nickel:
// SHA256
module SHA256(
clk,
rst_n,
valid_in,
valid_out,
message,
Hash_result);
==> flow/config.mk <==
export PLATFORM = sky130hd
export DESIGN_NAME = SHA256
export DESIGN_NICKNAME = SHA256
export VERILOG_FILES = /design/flow/design.v
export SDC_FILE = /design/flow/constraint.sdc
export NUM_CORES = 4
export LEC_CHECK = 0
export CAP_MARGIN = 5
export CELL_PAD_IN_SITES_GLOBAL_PLACEMENT = 0
export CORE_MARGIN = 4
export CORE_UTILIZATION = 70
export CTS_CLUSTER_DIAMETER = 362
export SLEW_MARGIN = 20
export TNS_END_PERCENT = 40
==> flow/constraint.sdc <==
create_clock -name core_clock -period 5.3 [get_ports {clk}]
set_input_delay 1.0600 -clock core_clock [delete_from_list [all_inputs] [get_ports {clk}]]
set_output_delay 1.0600 -clock core_clock [all_outputs]
set_load 0.01 [all_outputs]
run.sh (not shown) runs the stock make flow with config.mk's settings and CLKGATE_MAP_FILE=.
Although nickel finished all stages, its layout failed final checks on negative setup slack.
For willow, these inputs were changed with respect to nickel:
- an added PLACE_DENSITY_LB_ADDON of 0.07
- an added ABC_AREA of 0
- a change of CORE_MARGIN from 4 to 2
- a change of CORE_UTILIZATION from 70 to 72
- an added CTS_CLUSTER_SIZE of 40
- a change of CTS_CLUSTER_DIAMETER from 362 to 364
- an added SETUP_SLACK_MARGIN of 1.31
- an added CORE_ASPECT_RATIO of 0.89
- an added HOLD_SLACK_MARGIN of -0.09
- a change of CAP_MARGIN from 5 to 0
- a change of the clock period (ns, I/O delays scaled along) from 5.3 to 4.43
==> comparison <==
- Comparing willow against nickel, there is no change at all in sequential fraction of the synthesis area.
- willow got as far as global routing, where a tool error ended the run.
- Count of input and output buffers of willow is on par with nickel.
- Synthesized area per cell across willow and nickel: no real change.
- The floorplan net count was comparable across willow and nickel.
- Placed instance area was higher in willow than in nickel.
- Area of the placeable core ends up lower on willow.
- Worst setup slack after placement on willow is behind nickel.
- Starting utilization of the core area for willow is higher than for nickel.
- In willow, the post-CTS setup-driven buffer insertion count came out about 10% below the value in nickel.
- willow against nickel: horizontal die size +about 3.2%; die area -5.0%.

---

## alpha
Starting RTL as in the previous note.
==> flow/config.mk <==
export PLATFORM = sky130hd
export DESIGN_NAME = SHA256
export DESIGN_NICKNAME = SHA256
export VERILOG_FILES = /design/flow/design.v
export SDC_FILE = /design/flow/constraint.sdc
export NUM_CORES = 4
export LEC_CHECK = 0
export CAP_MARGIN = 5
export CORE_MARGIN = 2
export CORE_UTILIZATION = 70
export CTS_CLUSTER_SIZE = 56
export HOLD_SLACK_MARGIN = -0.08
export SETUP_SLACK_MARGIN = -0.33
export SLEW_MARGIN = 20
==> flow/constraint.sdc <==
create_clock -name core_clock -period 5.73 [get_ports {clk}]
set_input_delay 1.1460 -clock core_clock [delete_from_list [all_inputs] [get_ports {clk}]]
set_output_delay 1.1460 -clock core_clock [all_outputs]
set_load 0.01 [all_outputs]
alpha is listed as incomplete: the tool reported an error in global routing (5_1_grt) and the run ended there.
Inputs modified between alpha and beta:
- swapping 70 for 72 in CORE_UTILIZATION
- putting PLACE_DENSITY_LB_ADDON at 0.07 where nothing was set
- clearing HOLD_SLACK_MARGIN, which used to be -0.08
- putting TNS_END_PERCENT at 40 where nothing was set
- swapping -0.33 for 0.74 in SETUP_SLACK_MARGIN
- putting CELL_PAD_IN_SITES_GLOBAL_PLACEMENT at 0 where nothing was set
- putting ABC_AREA at 1 where nothing was set
- swapping 5 for 20 in CAP_MARGIN
- swapping 56 for 40 in CTS_CLUSTER_SIZE
- swapping 5.73 for 4.43 in the clock period (ns, I/O delays scaled along)
The sequential cell area fraction in the yosys report reported for beta is smaller than that of alpha by 2.1 points.
Taking beta as 1.0, alpha lands at 0.828 on number of nets in the synthesized netlist.
From beta to alpha, number of top-level design ports did not move at all.
Each of beta and alpha falls short of a clean finish.
The lower Yosys chip area of beta and alpha is in alpha.
On beta: placeable core area is about 1.8% higher than what alpha gave.
Post-synthesis share of cell area spent on and-or and or-and gates in beta is 2.9 points higher than in alpha
Summary — width of the die, beta relative to alpha: higher, by 3.0 um.
Number of distinct library cells after synthesis ends up lower on beta.
Diff alpha -> beta | number of placement rows | increase of 1
Relative to beta, the following input files were edited for gamma:
- a deleted TNS_END_PERCENT that had been 40
- a change of CORE_UTILIZATION from 72 to 40
- a deleted ABC_AREA that had been 1
- a deleted CTS_CLUSTER_SIZE that had been 40
- a change of CAP_MARGIN from 20 to 25
- a deleted PLACE_DENSITY_LB_ADDON that had been 0.07
- a change of SETUP_SLACK_MARGIN from 0.74 to -0.01
- a change of CELL_PAD_IN_SITES_GLOBAL_PLACEMENT from 0 to 1
- a change of the clock period (ns, I/O delays scaled along) from 4.43 to 10.0
==> results <==
The final layout from gamma, which completed every stage, passed the timing, design-rule and antenna checks at the end of the flow.
Row post-cts sizing count: gamma lower / beta higher
Relative to beta, the count of distinct cell types in the synthesized netlist measured on gamma has increased by more than a quarter.
For TritonCTS buffer count, dividing the value from beta by the value from gamma gives 0.880.
gamma vs beta on width of the die: gamma is the higher one.
Setup changes, gamma to delta
- setting GPL_TIMING_DRIVEN to 0 for the first time
- setting MAX_ROUTING_LAYER to met5 for the first time
- changing SLEW_MARGIN from 20 to 25
- changing CORE_UTILIZATION from 40 to 32
- setting GPL_ROUTABILITY_DRIVEN to 1 for the first time
- setting CTS_CLUSTER_DIAMETER to 331 for the first time
- setting PLACE_DENSITY_LB_ADDON to 0.13 for the first time
- changing the clock period (ns, I/O delays scaled along) from 10.0 to 4.67
Findings:
- Layout checks on delta: not met. Flow itself completed; violations: negative setup slack.
- delta against gamma: total buffers and inverters traversed by the critical path saw an increase; total wirelength of the detailed-routed design increased by 55000 um relative to the old numbers; count of port buffers added during placement did not really move; maximum number of pins on one net before global-route repair went down 122; number of pins with negative max-slew slack in the final report now sits at about the same level.
- Row portion of the layout cell area used by non-clock buffers: delta higher / gamma lower
Changes in epsilon relative to delta:
- PLACE_DENSITY_LB_ADDON: 0.13 -> unset
- MAX_ROUTING_LAYER: met5 -> unset
- CTS_CLUSTER_DIAMETER: 331 -> unset
- SLEW_MARGIN: 25 -> 20
- SETUP_SLACK_MARGIN: -0.01 -> unset
- GPL_TIMING_DRIVEN: 0 -> unset
- CTS_CLUSTER_SIZE: unset -> 40
- CAP_MARGIN: 25 -> 20
- CELL_PAD_IN_SITES_GLOBAL_PLACEMENT: 1 -> unset
- CORE_UTILIZATION: 32 -> 70
- GPL_ROUTABILITY_DRIVEN: 1 -> unset
- the clock period (ns, I/O delays scaled along): 4.67 -> 6.16
## What came out
- epsilon: ODB-0269 in global routing (5_1_grt) -> run aborted
- Post-CTS setup buffer count in epsilon is 118 below delta.
- Of epsilon and delta, it is epsilon that has the lower vertical extent of the die.
- Die width went down by more than a quarter going from delta to epsilon.
- epsilon vs. delta: cell row count down 58; total die size down 130000 sq um.
- Per the comparison of epsilon with delta, placer's final routability congestion estimate now sits higher; total clock buffers created by CTS now sits lower.
